==> 05-08: inputs <==
==> flow/design.v <==
module aluDesign#(parameter W = 8, N = 4) (clk,rst,CE,MODE,CIN,INP_VALID,CMD,OPA,OPB, ERR,OV,COUT,G,L,E, RES);
    input clk,rst,CE,MODE,CIN;
    input [1:0] INP_VALID;
    input [N-1:0] CMD;
    input [W-1:0] OPA,OPB;
    output reg ERR,OV,COUT,G,L,E;
        output reg [2*W-1:0] RES;
        reg [2*W-1:0] res_comb;
    parameter INV_INP = 2'b00, OPA_VALID = 2'b01, OPB_VALID = 2'b10, OPA_AND_OPB_VALID = 2'b11;
    parameter SHIFT_W = $clog2(W);
    reg [W-1:0] opa_r,opb_r;
    reg [N-1:0] cmd_r;
    reg [1:0] valid_r;
    reg mode_r,cin_r;
    reg cout_comb,ov_comb,g_comb,l_comb,e_comb,err_comb;
    always@(posedge clk,posedge rst) begin
        if(rst) begin
            opa_r <= 0;
            opb_r <= 0;
            cmd_r <= 0;
            valid_r <= 0;
            cin_r <= 0;
            mode_r <= 0;
        end
        else if(CE) begin
            opa_r <= OPA;
            opb_r <= OPB;
            cmd_r <= CMD;
            valid_r <= INP_VALID;
            cin_r <= CIN;
            mode_r <= MODE;
       end
    end
    always@(*) begin
        if(CE) begin
            res_comb = 0;
            err_comb = 0;
            cout_comb = 0;
            ov_comb = 0;
            g_comb = 0;
            l_comb = 0;
            e_comb = 0;
            if(mode_r == 1) begin
                case(valid_r)
                    INV_INP : begin
                        res_comb = 0;
                        err_comb = 1;
                    end
                    OPA_VALID : begin
                        case(cmd_r)
                            4'b0100 : begin
                                res_comb = opa_r + 1;
                                cout_comb = res_comb[W];
                            end
                           4'b0101 : begin
                               res_comb = opa_r - 1;
                               ov_comb = res_comb[W];
                            end
                            default : err_comb = 1;
                        endcase
                    end
                    OPB_VALID : begin
                        case(cmd_r)
                            4'b0110 : begin
                                res_comb = opb_r + 1;
                                cout_comb = res_comb[W];
                            end
                            4'b0111 : begin
                                res_comb = opb_r - 1;
                                ov_comb = res_comb[W];
                            end
                            default : err_comb = 1;
                        endcase
                    end
                    OPA_AND_OPB_VALID : begin
                        case(cmd_r)
                            4'b0000 : begin
                                res_comb = opa_r + opb_r;
                                cout_comb = res_comb[W];
                            end
                            4'b0001 : begin
                                res_comb = opa_r - opb_r;
                                ov_comb = res_comb[W];
                            end
                            4'b0010 : begin
                                res_comb = opa_r + opb_r + cin_r;
                                cout_comb = res_comb[W];
                            end
                            4'b0011 : begin
                                res_comb = opa_r - opb_r - cin_r;
                                ov_comb = res_comb[W];
                            end
                            4'b1000 : begin
                                g_comb  = (opa_r > opb_r) ? 1:0;
                                l_comb = (opa_r < opb_r) ? 1:0;
                                e_comb = (opa_r == opb_r) ? 1:0;
                            end
                            4'b1001 : begin
                                res_comb = (opa_r + 1) * (opb_r + 1);
                            end
                            4'b1010 : begin
                                res_comb = (opa_r<<1) * (opb_r);
                            end
                            4'b1011 : begin
                                res_comb = $signed(opa_r) + $signed(opb_r);
                                ov_comb = (($signed(opa_r) > 0) && ($signed(opb_r) > 0) && ($signed(res_comb[W-1:0])<=0) || ($signed(opa_r) < 0) && ($signed(opb_r) < 0) && ($signed(res_comb[W-1:0]) >= 0));
                                g_comb  = ($signed(opa_r) > $signed(opb_r)) ? 1:0;
                                l_comb = ($signed(opa_r) < $signed(opb_r)) ? 1:0;
                                e_comb = ($signed(opa_r) == $signed(opb_r)) ? 1:0;
                            end
                            4'b1100 : begin
                                res_comb = $signed(opa_r) - $signed(opb_r);
                                ov_comb = (($signed(opa_r) > 0) && ($signed(opb_r) < 0) && ($signed(res_comb[W-1:0]) <= 0) || ($signed(opa_r) < 0) && ($signed(opb_r) > 0) && ($signed(res_comb[W-1:0]) >= 0));
                                g_comb  = ($signed(opa_r) > $signed(opb_r)) ? 1:0;
                                l_comb = ($signed(opa_r) < $signed(opb_r)) ? 1:0;
                                e_comb = ($signed(opa_r) == $signed(opb_r)) ? 1:0;
                            end
                            default : err_comb = 1;
                        endcase
                    end
                    default : err_comb = 1;
                endcase
            end
            else begin
                case(valid_r)
                    INV_INP : begin
                        res_comb = 0;
                        err_comb = 1;
                    end
                    OPA_VALID : begin
                        case(cmd_r)
                            4'b0110 : begin
                                res_comb = ~(opa_r);
                                res_comb[2*W-1 : 8] = 0;
                            end
                            4'b1000 : begin
                                res_comb = opa_r >> 1;
                            end
                            4'b1001 : begin
                                res_comb = opa_r << 1;
                            end
                            default : err_comb = 1;
                        endcase
                    end
                    OPB_VALID : begin
                        case(cmd_r)
                            4'b0111 : begin
                                res_comb = ~(opb_r);
                                res_comb[2*W-1 : 8] = 0;
                            end
                            4'b1010 : begin
                                res_comb = opb_r >> 1;
                            end
                            4'b1011 : begin
                                res_comb = opb_r << 1;
                            end
                            default : err_comb = 1;
                        endcase
                    end
                    OPA_AND_OPB_VALID : begin
                        case(cmd_r)
                            4'b0000 : begin
                                res_comb = opa_r & opb_r;
                            end
                            4'b0001 : begin
                                res_comb = ~(opa_r & opb_r);
                                res_comb[2*W-1 : 8] = 0;
                            end
                            4'b0010 : begin
                                res_comb = opa_r | opb_r;
                            end
                            4'b0011 : begin
                                res_comb = ~(opa_r | opb_r);
                                res_comb[2*W-1 : 8] = 0;
                            end
                            4'b0100 : begin
                                res_comb = opa_r ^ opb_r;
                            end
                            4'b0101 : begin
                                res_comb = ~(opa_r ^ opb_r);
                                res_comb[2*W-1 : 8] = 0;
                            end
                            4'b1100 : begin
                                if( |(opb_r[(W-1) : (SHIFT_W+1)])) begin
                                    err_comb = 1;
                                    res_comb = 0;
                                end
                                else
                                    res_comb = (opa_r << (opb_r[SHIFT_W-1:0])) | opa_r >> (W - (opb_r[SHIFT_W-1:0]));
                                    res_comb[2*W-1 : 8] = 0;
                            end
                            4'b1101 : begin
                                if( |(opb_r[(W-1) : (SHIFT_W+1)])) begin
                                    res_comb = 0;
                                    err_comb = 1;
                                end
                                else
                                    res_comb = (opa_r >> opb_r[SHIFT_W-1:0]) | opa_r << (W - opb_r[SHIFT_W-1:0]);
                                    res_comb[2*W-1 : 8] = 0;
                            end
                            default : err_comb = 1;
                        endcase
                    end
                    default : err_comb = 1;
                endcase
            end
        end
        else begin
           res_comb = 0;
           err_comb = 0;
           cout_comb = 0;
           ov_comb = 0;
           g_comb = 0;
           l_comb = 0;
           e_comb = 0;
        end
    end
    always@(posedge clk, posedge rst) begin
        if(rst) begin
            RES <= 0;
            COUT <= 0;
            OV <= 0;
            G <= 0;
            L <= 0;
            E <= 0;
            ERR  <= 0;
        end
        else if(CE) begin
            RES <= res_comb;
                COUT <= cout_comb;
                OV <= ov_comb;
                G <= g_comb;
                L <= l_comb;
                E <= e_comb;
                ERR  <= err_comb;
        end
    end
endmodule
==> flow/run.sh <==
#!/bin/bash
# the make line also repeats each setting of config.mk as NAME=value (left out here)
make -C /OpenROAD-flow-scripts/flow DESIGN_CONFIG=/design/flow/config.mk WORK_HOME=/design/flow/orfs CLKGATE_MAP_FILE= finish
==> flow/config.mk <==
export PLATFORM = sky130hd
export DESIGN_NAME = aluDesign
export DESIGN_NICKNAME = aluDesign
export VERILOG_FILES = /design/flow/design.v
export SDC_FILE = /design/flow/constraint.sdc
export NUM_CORES = 4
export LEC_CHECK = 0
export ABC_AREA = 1
export CAP_MARGIN = 20
export CELL_PAD_IN_SITES_DETAIL_PLACEMENT = 0
export CORE_MARGIN = 2
export CORE_UTILIZATION = 69
export CTS_CLUSTER_DIAMETER = 28
export CTS_CLUSTER_SIZE = 95
export GPL_ROUTABILITY_DRIVEN = 0
export GPL_TIMING_DRIVEN = 1
export HOLD_SLACK_MARGIN = 0.3
export MAX_ROUTING_LAYER = met4
export PLACE_DENSITY_LB_ADDON = 0.08
export SETUP_SLACK_MARGIN = -0.32
export SLEW_MARGIN = 40
==> flow/constraint.sdc <==
create_clock -name core_clock -period 4.5 [get_ports {clk}]
set_input_delay 0.9000 -clock core_clock [delete_from_list [all_inputs] [get_ports {clk}]]
set_output_delay 0.9000 -clock core_clock [all_outputs]
set_load 0.01 [all_outputs]
==> 08-18 (differences from 05-08) <==
- ABC_AREA: 1 -> default
- CELL_PAD_IN_SITES_DETAIL_PLACEMENT: 0 -> 2
- CORE_UTILIZATION: 69 -> 18
- CTS_CLUSTER_DIAMETER: 28 -> default
- CTS_CLUSTER_SIZE: 95 -> 53
- GPL_TIMING_DRIVEN: 1 -> default
- HOLD_SLACK_MARGIN: 0.3 -> default
- MAX_ROUTING_LAYER: met4 -> default
- PLACE_DENSITY_LB_ADDON: 0.08 -> 0.25
- SETUP_SLACK_MARGIN: -0.32 -> default
==> flow/constraint.sdc (replaced) <==
create_clock -name core_clock -period 6.0 [get_ports {clk}]
set_input_delay 1.2000 -clock core_clock [delete_from_list [all_inputs] [get_ports {clk}]]
set_output_delay 1.2000 -clock core_clock [all_outputs]
set_load 0.01 [all_outputs]
==> flow_summary.ini <==
; flow metrics
[floorplan]
floorplanUtilization = 0.699
placement_rows = 45
floorplan.die_area_um2 = 16300

[logic_synthesis]
most_common_cell = nand2_1
ys_chip_area_um2 = 10500
yosysCellCount = 1651
synth.top_cell.area_share = 0.163
post_synth.cell_area_avg_um2 = 6.39

[status]
first-error = [ERROR GRT-0232] Routing congestion too high. Check the congestion heatmap in the GUI.
outcome.stop_stage = global routing (5_1_grt)
status = aborted with a tool error

[place]
post_dp_cell_area_um2 = 12300
That was 05-08.
==> flow_summary.ini <==
; flow metrics
[place]
post_dp_cell_area_um2 = 12200

[logic_synthesis]
yosysCellCount = 1374
post_synth.cell_area_avg_um2 = 7.71
most_common_cell = nor2_1
ys_chip_area_um2 = 10600
synth.top_cell.area_share = 0.162
ys_top_cells_by_area = fa_1, ha_1, dfrtp_1

[floorplan]
placement_rows = 88
floorplanUtilization = 0.183
floorplan.die_area_um2 = 60800

[routing]
met1_length_um = 22500
drtAntennaViolNets = 0

[global_route]
grt_max_degree = 47

[status]
status = timing/DRC/antenna clean

[layout]
seq-cell-share = 0.0933

[timing]
timing.final.hold_violations = 0

[pwr]
comb_cell_power_uw = 2620
That was 08-18.


==> build 51 <==
// aluDesign: RTL as listed in full above, without the edits since
==> flow/config.mk <==
export PLATFORM = sky130hd
export DESIGN_NAME = aluDesign
export DESIGN_NICKNAME = aluDesign
export VERILOG_FILES = /design/flow/design.v
export SDC_FILE = /design/flow/constraint.sdc
export NUM_CORES = 4
export LEC_CHECK = 0
export CAP_MARGIN = 20
export CORE_MARGIN = 2
export CORE_UTILIZATION = 63
export CTS_CLUSTER_DIAMETER = 223
export CTS_CLUSTER_SIZE = 98
export SETUP_SLACK_MARGIN = -0.54
export SLEW_MARGIN = 0
==> flow/constraint.sdc <==
create_clock -name core_clock -period 6.0 [get_ports {clk}]
set_input_delay 1.2000 -clock core_clock [delete_from_list [all_inputs] [get_ports {clk}]]
set_output_delay 1.2000 -clock core_clock [all_outputs]
set_load 0.01 [all_outputs]
run.sh (not shown) runs the stock make flow with config.mk's settings and CLKGATE_MAP_FILE=.
==> build 86: changes against build 51 <==
- CAP_MARGIN: 20 -> 40
- CELL_PAD_IN_SITES_DETAIL_PLACEMENT: not set -> 2
- CORE_UTILIZATION: 63 -> 34
- CTS_CLUSTER_DIAMETER: 223 -> 177
- CTS_CLUSTER_SIZE: 98 -> 56
- GPL_ROUTABILITY_DRIVEN: not set -> 1
- GPL_TIMING_DRIVEN: not set -> 0
- PLACE_DENSITY_LB_ADDON: not set -> 0.19
- SETUP_SLACK_MARGIN: -0.54 -> not set
- SLEW_MARGIN: 0 -> 40
- TNS_END_PERCENT: not set -> 5
==> flow/constraint.sdc (replaced) <==
create_clock -name core_clock -period 4.34 [get_ports {clk}]
set_input_delay 0.8680 -clock core_clock [delete_from_list [all_inputs] [get_ports {clk}]]
set_output_delay 0.8680 -clock core_clock [all_outputs]
set_load 0.01 [all_outputs]
==> trial 57: changes against build 51 <==
- ABC_AREA: not set -> 1
- CORE_UTILIZATION: 63 -> 59
- CTS_CLUSTER_DIAMETER: 223 -> 333
- SETUP_SLACK_MARGIN: -0.54 -> not set
- SLEW_MARGIN: 0 -> 20
==> flow/constraint.sdc (replaced) <==
create_clock -name core_clock -period 3.9 [get_ports {clk}]
set_input_delay 0.7800 -clock core_clock [delete_from_list [all_inputs] [get_ports {clk}]]
set_output_delay 0.7800 -clock core_clock [all_outputs]
set_load 0.01 [all_outputs]
==> reports/metrics.csv <==
metric,value,unit
status,"complete, but fails checks",
Failed Checks,negative setup slack,
logic share of the area,68.5,%
largest net degree at the start of global routing,26,
wire per inst,32.6,µm
Sequential Power,519,µW
Area Overhead vs Synth,26.7,%
CP Max Fanout,7,
Setup Viol. Count Final,12,
buffers outside the clock class,193,
synth cell count leaders,"152 x nor2_1, 146 x inv_1, 129 x nand2_1",
met3 WL,4370,µm
Seq pwr share,8.8,%
logic area,0.00920,mm²
setup slack after layout,-1.20,ns
[end of results for build 86]
==> reports/metrics.csv <==
metric,value,unit
Area Overhead vs Synth,28.2,%
Failed Checks,negative setup slack,
buffers outside the clock class,254,
status,"complete, but fails checks",
logic area,0.00869,mm²
setup slack after layout,-1.41,ns
met3 WL,7410,µm
Setup Viol. Count Final,13,
wire per inst,23.2,µm
Sequential Power,566,µW
Seq pwr share,8.7,%
[end of results for trial 57]
==> reports/metrics.csv <==
metric,value,unit
status,finished clean,
Area Overhead vs Synth,8.96,%
synth cell count leaders,"152 x nor2_1, 146 x inv_1, 129 x nand2_1",
wire per inst,24.3,µm
Seq pwr share,12.1,%
Setup Viol. Count Final,0,
logic share of the area,73.4,%
largest net degree at the start of global routing,52,
setup slack after layout,0.120,ns
logic area,0.00848,mm²
CP startpoint kind,flop,
"CP delay by family, top",adder cells,
Initial DRT Pass Iterations,7,
Sequential Power,385,µW
[end of results for build 51]
No activity file was given, so power comes from the tool's default toggle rates.
